==> inputs of willow <==
==> flow/design.v (excerpt) <==
module SP(
	clk,
	rst_n,
	in_valid,
	in_data,
	in_mode,
	out_valid,
	out_data
);
export LEC_CHECK = 0
export CAP_MARGIN = 20
export CORE_MARGIN = 2
export CORE_UTILIZATION = 71
export CTS_CLUSTER_SIZE = 70
export PLACE_DENSITY_LB_ADDON = 0.0
export SETUP_SLACK_MARGIN = 2.05
export SLEW_MARGIN = 20
export TNS_END_PERCENT = 5
create_clock -name core_clock -period 7.05 [get_ports {clk}]
run.sh (not shown) runs the stock make flow with config.mk's settings and CLKGATE_MAP_FILE=.
==> inputs of delta, as changes to willow <==
--- a/flow/config.mk
+++ b/flow/config.mk
@@ -9,7 +9,6 @@
 export CORE_MARGIN = 2
-export CORE_UTILIZATION = 71
-export CTS_CLUSTER_SIZE = 70
+export CORE_UTILIZATION = 72
+export CTS_CLUSTER_SIZE = 72
 export PLACE_DENSITY_LB_ADDON = 0.0
-export SETUP_SLACK_MARGIN = 2.05
+export SETUP_SLACK_MARGIN = 2.19
 export SLEW_MARGIN = 20
-export TNS_END_PERCENT = 5
==> flow/constraint.sdc (replaced) <==
create_clock -name core_clock -period 7.66 [get_ports {clk}]
set_input_delay 1.5320 -clock core_clock [delete_from_list [all_inputs] [get_ports {clk}]]
set_output_delay 1.5320 -clock core_clock [all_outputs]
set_load 0.01 [all_outputs]
==> comparison table <==
Net switching share of the total power: willow 0.466; delta 0.473
Synth-to-Final Area Change: willow 18.3%; delta 14.6%
Minimum clock period: willow 7.65 ns; delta 7.81 ns
Post-layout net count: willow 11500; delta 11100
Total antenna diodes in the routed design: willow 6; delta 15
Switching power total: willow 12.6 mW; delta 11.5 mW
Non-clock buffer instance count of the final layout: willow 1060; delta 657
Result of the run: willow complete, but fails checks; delta complete, but fails checks
Layout check failures: willow setup timing; delta setup timing
Largest clock skew in the final design: willow 0.0575 ns; delta 0.0425 ns
Library cell contributing the largest single delay on the critical path: willow ha_1; delta dfrtp_1
Fin worst setup slack: willow -0.603 ns; delta -0.147 ns
Clock power share: willow 0.142; delta 0.148
Non-clock buffer area fraction after layout: willow 0.0959; delta 0.0669
Combinational share of cell area: willow 0.648; delta 0.668
Post-DR wirelength/cell: willow 25.0 um; delta 24.9 um
Wire length the detailed router placed on met1: willow 93600 um; delta 91000 um
Setup TNS: willow -23.62 ns; delta -1.42 ns
Placed cell count: willow 10900; delta 10400
Rel. slew slack: willow 0.120; delta 0.131
Final instance area: willow 92500 sq um; delta 89600 sq um

* * *

==> maple <==
Starting RTL as in the previous note.
Settings: LEC_CHECK=0, CAP_MARGIN=20, CELL_PAD_IN_SITES_DETAIL_PLACEMENT=0, CORE_ASPECT_RATIO=0.86, CORE_MARGIN=2, CORE_UTILIZATION=72, CTS_CLUSTER_SIZE=28, PLACE_DENSITY_LB_ADDON=0.0, SETUP_SLACK_MARGIN=2.03, SLEW_MARGIN=20, TNS_END_PERCENT=60; clock period 7.12 ns.
==> ember (differences from maple) <==
ABC_AREA = 1   (was default)
CELL_PAD_IN_SITES_GLOBAL_PLACEMENT = 3   (was default)
CORE_ASPECT_RATIO = 0.67   (was 0.86)
CORE_UTILIZATION = 62   (was 72)
GPL_ROUTABILITY_DRIVEN = 0   (was default)
HOLD_SLACK_MARGIN = 0.22   (was default)
PLACE_DENSITY_LB_ADDON = 0.04   (was 0.0)
SETUP_SLACK_MARGIN = default   (was 2.03)
SLEW_MARGIN = 5   (was 20)
==> flow/constraint.sdc (replaced) <==
create_clock -name core_clock -period 11.9 [get_ports {clk}]
set_input_delay 2.3800 -clock core_clock [delete_from_list [all_inputs] [get_ports {clk}]]
set_output_delay 2.3800 -clock core_clock [all_outputs]
set_load 0.01 [all_outputs]
==> cedar (differences from maple) <==
CORE_ASPECT_RATIO = 0.67   (was 0.86)
CORE_UTILIZATION = 62   (was 72)
HOLD_SLACK_MARGIN = 0.22   (was default)
PLACE_DENSITY_LB_ADDON = 0.04   (was 0.0)
SETUP_SLACK_MARGIN = default   (was 2.03)
==> flow/constraint.sdc (replaced) <==
create_clock -name core_clock -period 11.9 [get_ports {clk}]
set_input_delay 2.3800 -clock core_clock [delete_from_list [all_inputs] [get_ports {clk}]]
set_output_delay 2.3800 -clock core_clock [all_outputs]
set_load 0.01 [all_outputs]
==> nickel (differences from maple) <==
CAP_MARGIN = 35   (was 20)
CELL_PAD_IN_SITES_DETAIL_PLACEMENT = 1   (was 0)
CORE_ASPECT_RATIO = default   (was 0.86)
CORE_MARGIN = 6   (was 2)
CORE_UTILIZATION = 40   (was 72)
CTS_CLUSTER_DIAMETER = 275   (was default)
CTS_CLUSTER_SIZE = 100   (was 28)
GPL_ROUTABILITY_DRIVEN = 0   (was default)
GPL_TIMING_DRIVEN = 0   (was default)
PLACE_DENSITY = 0.77   (was default)
PLACE_DENSITY_LB_ADDON = default   (was 0.0)
SETUP_SLACK_MARGIN = -0.53   (was 2.03)
TNS_END_PERCENT = default   (was 60)
==> flow/constraint.sdc (replaced) <==
create_clock -name core_clock -period 7.31 [get_ports {clk}]
set_input_delay 1.4620 -clock core_clock [delete_from_list [all_inputs] [get_ports {clk}]]
set_output_delay 1.4620 -clock core_clock [all_outputs]
set_load 0.01 [all_outputs]
==> comparison table <==
| metric | nickel | cedar | maple | ember |
|---|---|---|---|---|
| Internal power summed over all cells | - | 6340 µW | 14800 µW | - |
| Outcome | did not finish | timing/DRC/antenna clean | complete, but fails checks | did not finish |
| Last stage reached | 5_1_grt | - | - | 3_1_place_gp_skip_io |
| Layout check failures | - | - | negative setup slack | - |
| Final slew viol count | - | 0 | 0 | - |
| Element type at the critical path start | - | flip-flop | flip-flop | - |
| Comb area share | - | 0.696 | 0.650 | - |
| Stages on worst setup path | - | 37 | 43 | - |
| Ys cells | 9102 | 9102 | 9102 | 10900 |
| Fraction of the cycle the final worst path needs | - | 0.774 | 1.09 | - |
| Met1 wire length | - | 113000 µm | 96600 µm | - |
| PD cells | - | 155 mW/mm² | 298 mW/mm² | - |
| Number of setup violations in the final report | - | 0 | 52 | - |
| First-iteration detailed-routing DRC count | - | 7869 | 9986 | - |
| Setup Crit Path Kind | - | flip-flop to flip-flop | flip-flop to flip-flop | - |
| Clkbuf count | - | 80 | 85 | - |
Power and IR drop assume default switching activity.
